==> flow/design.v (excerpt) <==
module Hq2x #(parameter LENGTH = 16, parameter HALF_DEPTH = 1, parameter DWIDTH = HALF_DEPTH ? 11 : 23)
(
	input             clk,
	input             ce_in,
	input  [DWIDTH:0] inputpixel,
	input             mono,
	input             disable_hq2x,
	input             reset_frame,
	input             reset_line,
	input             ce_out,
	input       [1:0] read_y,
	input             hblank,
	output [DWIDTH:0] outpixel
);
For scale: ~7000 cells after synthesis, roughly 2800 flip-flops, roughly 0.12 mm2 of cells after synthesis.
export LEC_CHECK = 0
export ABC_AREA = 0
export CAP_MARGIN = 15
export CELL_PAD_IN_SITES_DETAIL_PLACEMENT = 2
export CELL_PAD_IN_SITES_GLOBAL_PLACEMENT = 0
export CORE_ASPECT_RATIO = 0.98
export CORE_MARGIN = 10
export CORE_UTILIZATION = 22
export CTS_CLUSTER_DIAMETER = 110
export GPL_ROUTABILITY_DRIVEN = 0
export GPL_TIMING_DRIVEN = 0
export HOLD_SLACK_MARGIN = 0.28
export MAX_ROUTING_LAYER = met4
export MIN_ROUTING_LAYER = met2
export PLACE_DENSITY_LB_ADDON = 0.15
export SLEW_MARGIN = 15
export TNS_END_PERCENT = 90
create_clock -name core_clock -period 4.25 [get_ports {clk}]
run.sh (not shown) runs the stock make flow with config.mk's settings and CLKGATE_MAP_FILE=.
The baseline produced a layout that fails on antenna rules, setup timing.
Edit:
- ABC_AREA: 0 -> unset
- CAP_MARGIN: 15 -> 20
- CELL_PAD_IN_SITES_DETAIL_PLACEMENT: 2 -> unset
- CELL_PAD_IN_SITES_GLOBAL_PLACEMENT: 0 -> unset
- CORE_ASPECT_RATIO: 0.98 -> unset
- CORE_MARGIN: 10 -> 2
- CORE_UTILIZATION: 22 -> 62
- CTS_CLUSTER_DIAMETER: 110 -> unset
- GPL_ROUTABILITY_DRIVEN: 0 -> unset
- GPL_TIMING_DRIVEN: 0 -> unset
- HOLD_SLACK_MARGIN: 0.28 -> unset
- MAX_ROUTING_LAYER: met4 -> unset
- MIN_ROUTING_LAYER: met2 -> unset
- PLACE_DENSITY: unset -> 0.6
- PLACE_DENSITY_LB_ADDON: 0.15 -> unset
- SLEW_MARGIN: 15 -> 20
- TNS_END_PERCENT: 90 -> unset
- clock period: 4.25 -> 7.03 ns (I/O delays scaled with it)
Outcome:
- Now the flow finished with timing, DRC and antenna clean
- worst hold slack improved by 0.027 ns
- total power fell by well over a third
- via count drops by a quarter to a third
- utilization came out higher by 42 points

* * *

Starting RTL as in the previous note.
Settings: LEC_CHECK=0, ABC_AREA=1, CAP_MARGIN=20, CELL_PAD_IN_SITES_DETAIL_PLACEMENT=1, CORE_ASPECT_RATIO=0.7, CORE_MARGIN=2, CORE_UTILIZATION=45, GPL_ROUTABILITY_DRIVEN=0, MAX_ROUTING_LAYER=met4, PLACE_DENSITY=0.6, SETUP_SLACK_MARGIN=0.33, SLEW_MARGIN=20; clock period 8.0 ns.
==> next run, changes <==
- ABC_AREA: 1 -> default
- CELL_PAD_IN_SITES_DETAIL_PLACEMENT: 1 -> default
- CORE_ASPECT_RATIO: 0.7 -> default
- GPL_ROUTABILITY_DRIVEN: 0 -> default
- MAX_ROUTING_LAYER: met4 -> default
- SETUP_SLACK_MARGIN: 0.33 -> -0.24
- clock period: 8.0 -> 7.21 ns (I/O delays scaled with it)
Core utilization went up by 0.71 points; clock skew goes up by 0.012 ns; die size decreases slightly; first-iteration DRC count fell by well over a third; design area hardly moves.
==> next run, changes <==
- SETUP_SLACK_MARGIN: -0.24 -> default
After rerunning: First-iteration DRC count is lower by 2.2%. Non-clock buffer count is higher by 2. Via count is about the same. Combinational power stays flat. Wire length stays flat. Sequential power is about the same. Critical path depth is unchanged. Flip-flop count stays the same. Clock skew barely changes. Final cell count hardly moves.

* * *

Starting RTL as in the previous note.
clock: 4.01 ns
lec_check: 0
abc_area: 0
cap_margin: 40
core_margin: 2
core_utilization: 72
cts_cluster_diameter: 396
cts_cluster_size: 17
place_density: 0.38
setup_slack_margin: -0.3
slew_margin: 20
The baseline finished with setup timing left.
Rerun with:
- ABC_AREA: 0 -> 1
- CTS_CLUSTER_DIAMETER: 396 -> unset
- CTS_CLUSTER_SIZE: 17 -> unset
- PLACE_DENSITY: 0.38 -> 0.6
- SETUP_SLACK_MARGIN: -0.3 -> unset
- clock period: 4.01 -> 4.69 ns (I/O delays scaled with it)
What happened:
- The new run finished with setup timing left
- setup slack improved by 1300 ps
- die area rose by about 1.5%
- utilization rose by 2.6 points
- via count rose by about 30%
- cell area rose by 4.6%
- routed wire length rose by 6.0%
- first-iteration DRC count rose by about 32%
- global-route usage rose by 0.24 points
- maximum frequency rose by 11%
- register-to-register slack improved by 1300 ps
- power fell by 0.60%
Rerun with:
- CTS_CLUSTER_SIZE: unset -> 89
- SETUP_SLACK_MARGIN: unset -> 1.03
- clock period: 4.69 -> 4.01 ns (I/O delays scaled with it)
Outcome: The new run completed and failed the layout checks on setup timing. Routed wire length rose by 2.2%. Clock-buffer cell count rose by 25. Power rose by 16%. Fmax barely changes. Critical path depth fell by 5.
Rerun with:
- CAP_MARGIN: 40 -> 30
- CORE_ASPECT_RATIO: unset -> 1.32
- CTS_CLUSTER_DIAMETER: unset -> 258
- CTS_CLUSTER_SIZE: 89 -> 10
- SETUP_SLACK_MARGIN: 1.03 -> 1.15
- TNS_END_PERCENT: unset -> 5
The new run finished but failed the layout checks on setup timing.
Setup slack got worse by 59 ps.
Wire length goes up by 1.3%.
First-iteration DRC count goes down by 7.3%.
Non-clock buffer count goes down by 108.
Synthesized area does not change.
Die area stays flat.
Synthesized cell count stays the same.
Sequential power stays flat.
Clock power goes up by about 4%.
Clock skew goes up by 15 ps.
Rerun with:
- CAP_MARGIN: 30 -> 20
- PLACE_DENSITY: 0.6 -> 0.4
- SETUP_SLACK_MARGIN: 1.15 -> 0.52
- SLEW_MARGIN: 20 -> 40
- TNS_END_PERCENT: 5 -> unset
What happened:
- The changed run produced a layout that fails on setup timing
- flip-flop count is unchanged
- first-iteration DRC count climbs by about 2.8%
- sequential share of layout area drops by 1.1 points
- non-clock buffer count climbs by 122
- synthesized area is unchanged
- total power climbs by about 3.6%
- setup slack hardly moves
Rerun with:
- ABC_AREA: 1 -> 0
- CAP_MARGIN: 20 -> 40
- CORE_ASPECT_RATIO: 1.32 -> unset
- CTS_CLUSTER_DIAMETER: 258 -> 396
- CTS_CLUSTER_SIZE: 10 -> 17
- PLACE_DENSITY: 0.4 -> 0.95
- SETUP_SLACK_MARGIN: 0.52 -> -0.3
- The changed run did not get past global routing (5_1_grt), error GRT-0116
- die size shrinks slightly
- synthesized area shrinks slightly
- synthesized cell count shrinks by a quarter to a third
Power is estimated from default activity; no workload was simulated.
